==> harbor: inputs <==
## PWM_duty_cycle
module PWM_duty_cycle (
    input clk,            
    input rst,            
    input pwm_in,         
    output reg [7:0] duty_cycle   
);
export LEC_CHECK = 0
export ABC_AREA = 1
export CAP_MARGIN = 15
export CORE_MARGIN = 2
export CORE_UTILIZATION = 72
export CTS_CLUSTER_SIZE = 72
export HOLD_SLACK_MARGIN = 0.29
export SLEW_MARGIN = 20
create_clock -name core_clock -period 46.2 [get_ports {clk}]
run.sh (not shown) runs the stock make flow with config.mk's settings and CLKGATE_MAP_FILE=.
==> ember (differences from harbor) <==
--- a/flow/config.mk
+++ b/flow/config.mk
@@ -7,8 +7,10 @@
 export LEC_CHECK = 0
 export ABC_AREA = 1
-export CAP_MARGIN = 15
+export CAP_MARGIN = 20
 export CORE_MARGIN = 2
 export CORE_UTILIZATION = 72
-export CTS_CLUSTER_SIZE = 72
-export HOLD_SLACK_MARGIN = 0.29
+export CTS_CLUSTER_DIAMETER = 255
+export CTS_CLUSTER_SIZE = 100
+export PLACE_DENSITY = 0.38
 export SLEW_MARGIN = 20
+export TNS_END_PERCENT = 10
==> flow/constraint.sdc (replaced) <==
create_clock -name core_clock -period 65.2 [get_ports {clk}]
set_input_delay 13.0400 -clock core_clock [delete_from_list [all_inputs] [get_ports {clk}]]
set_output_delay 13.0400 -clock core_clock [all_outputs]
set_load 0.01 [all_outputs]
==> willow (differences from harbor) <==
==> flow/config.mk (replaced) <==
export PLATFORM = sky130hd
export DESIGN_NAME = PWM_duty_cycle
export DESIGN_NICKNAME = PWM_duty_cycle
export VERILOG_FILES = /design/flow/design.v
export SDC_FILE = /design/flow/constraint.sdc
export NUM_CORES = 4
export LEC_CHECK = 0
export CAP_MARGIN = 20
export CORE_ASPECT_RATIO = 0.5
export CORE_MARGIN = 2
export CORE_UTILIZATION = 66
export SLEW_MARGIN = 20
export TNS_END_PERCENT = 10
==> flow/constraint.sdc (replaced) <==
create_clock -name core_clock -period 110.0 [get_ports {clk}]
set_input_delay 22.0000 -clock core_clock [delete_from_list [all_inputs] [get_ports {clk}]]
set_output_delay 22.0000 -clock core_clock [all_outputs]
set_load 0.01 [all_outputs]
==> notes <==
- Clock skew: willow is lower than ember (0.0035 ns).
- In ember the non-clock buffer count is higher than in willow, by 394.
- Against ember, the synthesized area of willow is lower by 5.4%.
- Against willow, the sequential share of layout area of ember is lower by 0.36 points.
- Against willow, the via count of ember is higher by 16%.
- In willow the synthesized cell count is lower than in harbor, by about 21%.
- Between ember and willow, the lower final cell count is in willow (gap about 30%, measured against willow).
- Against ember, the final area of willow is lower by 15%.
- Between willow and ember, the lower register-to-register slack is in ember (gap 7.5 ns).
- Between ember and willow, the lower core utilization is in willow (gap 14 points).
- harbor aborted during detailed placement (3_5_place_dp). willow went through all stages and came out clean. ember completed, yet does not pass: setup timing.

==> inputs of job 7829 <==
==> flow/design.v <==
module PWM_duty_cycle (
    input clk,            
    input rst,            
    input pwm_in,         
    output reg [7:0] duty_cycle   
);
    reg [15:0] high_count, total_count;   
    reg pwm_prev;        
    reg update_flag;     
    reg first_period;    
    always @(posedge clk or posedge rst) begin
        if (rst) begin
            high_count <= 0;
            total_count <= 0;
            duty_cycle <= 0;
            pwm_prev <= 0;
            update_flag <= 0;
            first_period <= 1;   
        end else begin
            total_count <= total_count + 1;
            if (pwm_in) high_count <= high_count + 1;
            if (pwm_prev && ~pwm_in) begin
                if (!first_period && total_count > 0) begin
                    duty_cycle <= (high_count * 100) / total_count;   
                end
                first_period <= 0;   
                high_count <= 0;
                total_count <= 0;
            end
            pwm_prev <= pwm_in;   
        end
    end
endmodule
==> flow/run.sh <==
#!/bin/bash
# the make line also repeats each setting of config.mk as NAME=value (left out here)
make -C /OpenROAD-flow-scripts/flow DESIGN_CONFIG=/design/flow/config.mk WORK_HOME=/design/flow/orfs CLKGATE_MAP_FILE= finish
==> flow/config.mk <==
export PLATFORM = sky130hd
export DESIGN_NAME = PWM_duty_cycle
export DESIGN_NICKNAME = PWM_duty_cycle
export VERILOG_FILES = /design/flow/design.v
export SDC_FILE = /design/flow/constraint.sdc
export NUM_CORES = 4
export LEC_CHECK = 0
export ABC_AREA = 1
export CAP_MARGIN = 20
export CELL_PAD_IN_SITES_DETAIL_PLACEMENT = 0
export CELL_PAD_IN_SITES_GLOBAL_PLACEMENT = 0
export CORE_MARGIN = 2
export CORE_UTILIZATION = 72
export CTS_CLUSTER_DIAMETER = 353
export CTS_CLUSTER_SIZE = 50
export MIN_ROUTING_LAYER = met1
export PLACE_DENSITY_LB_ADDON = 0.29
export SETUP_SLACK_MARGIN = 4.86
export SLEW_MARGIN = 5
==> flow/constraint.sdc <==
create_clock -name core_clock -period 41.1 [get_ports {clk}]
set_input_delay 8.2200 -clock core_clock [delete_from_list [all_inputs] [get_ports {clk}]]
set_output_delay 8.2200 -clock core_clock [all_outputs]
set_load 0.01 [all_outputs]
==> inputs of job 6017, as changes to job 7829 <==
--- a/flow/config.mk
+++ b/flow/config.mk
@@ -7,3 +7,2 @@
 export LEC_CHECK = 0
-export ABC_AREA = 1
 export CAP_MARGIN = 20
@@ -12,8 +11,8 @@
 export CORE_MARGIN = 2
-export CORE_UTILIZATION = 72
-export CTS_CLUSTER_DIAMETER = 353
-export CTS_CLUSTER_SIZE = 50
+export CORE_UTILIZATION = 24
+export CTS_CLUSTER_SIZE = 43
 export MIN_ROUTING_LAYER = met1
-export PLACE_DENSITY_LB_ADDON = 0.29
-export SETUP_SLACK_MARGIN = 4.86
-export SLEW_MARGIN = 5
+export PLACE_DENSITY_LB_ADDON = 0.09
+export SETUP_SLACK_MARGIN = 0.82
+export SLEW_MARGIN = 20
+export TNS_END_PERCENT = 5
==> flow/constraint.sdc (replaced) <==
create_clock -name core_clock -period 62.0 [get_ports {clk}]
set_input_delay 12.4000 -clock core_clock [delete_from_list [all_inputs] [get_ports {clk}]]
set_output_delay 12.4000 -clock core_clock [all_outputs]
set_load 0.01 [all_outputs]
==> notes <==
Job 7829 ended with an error in detailed placement (DPL-0038). Job 6017 reached the layout checks and failed them: negative setup slack.
Against job 6017, the synthesized area of job 7829 is higher by 5.7%.
Between job 7829 and job 6017, the lower die area is in job 7829 (gap about 64%, measured against job 6017).
Synthesized cell count: job 7829 is larger than job 6017 (27%).
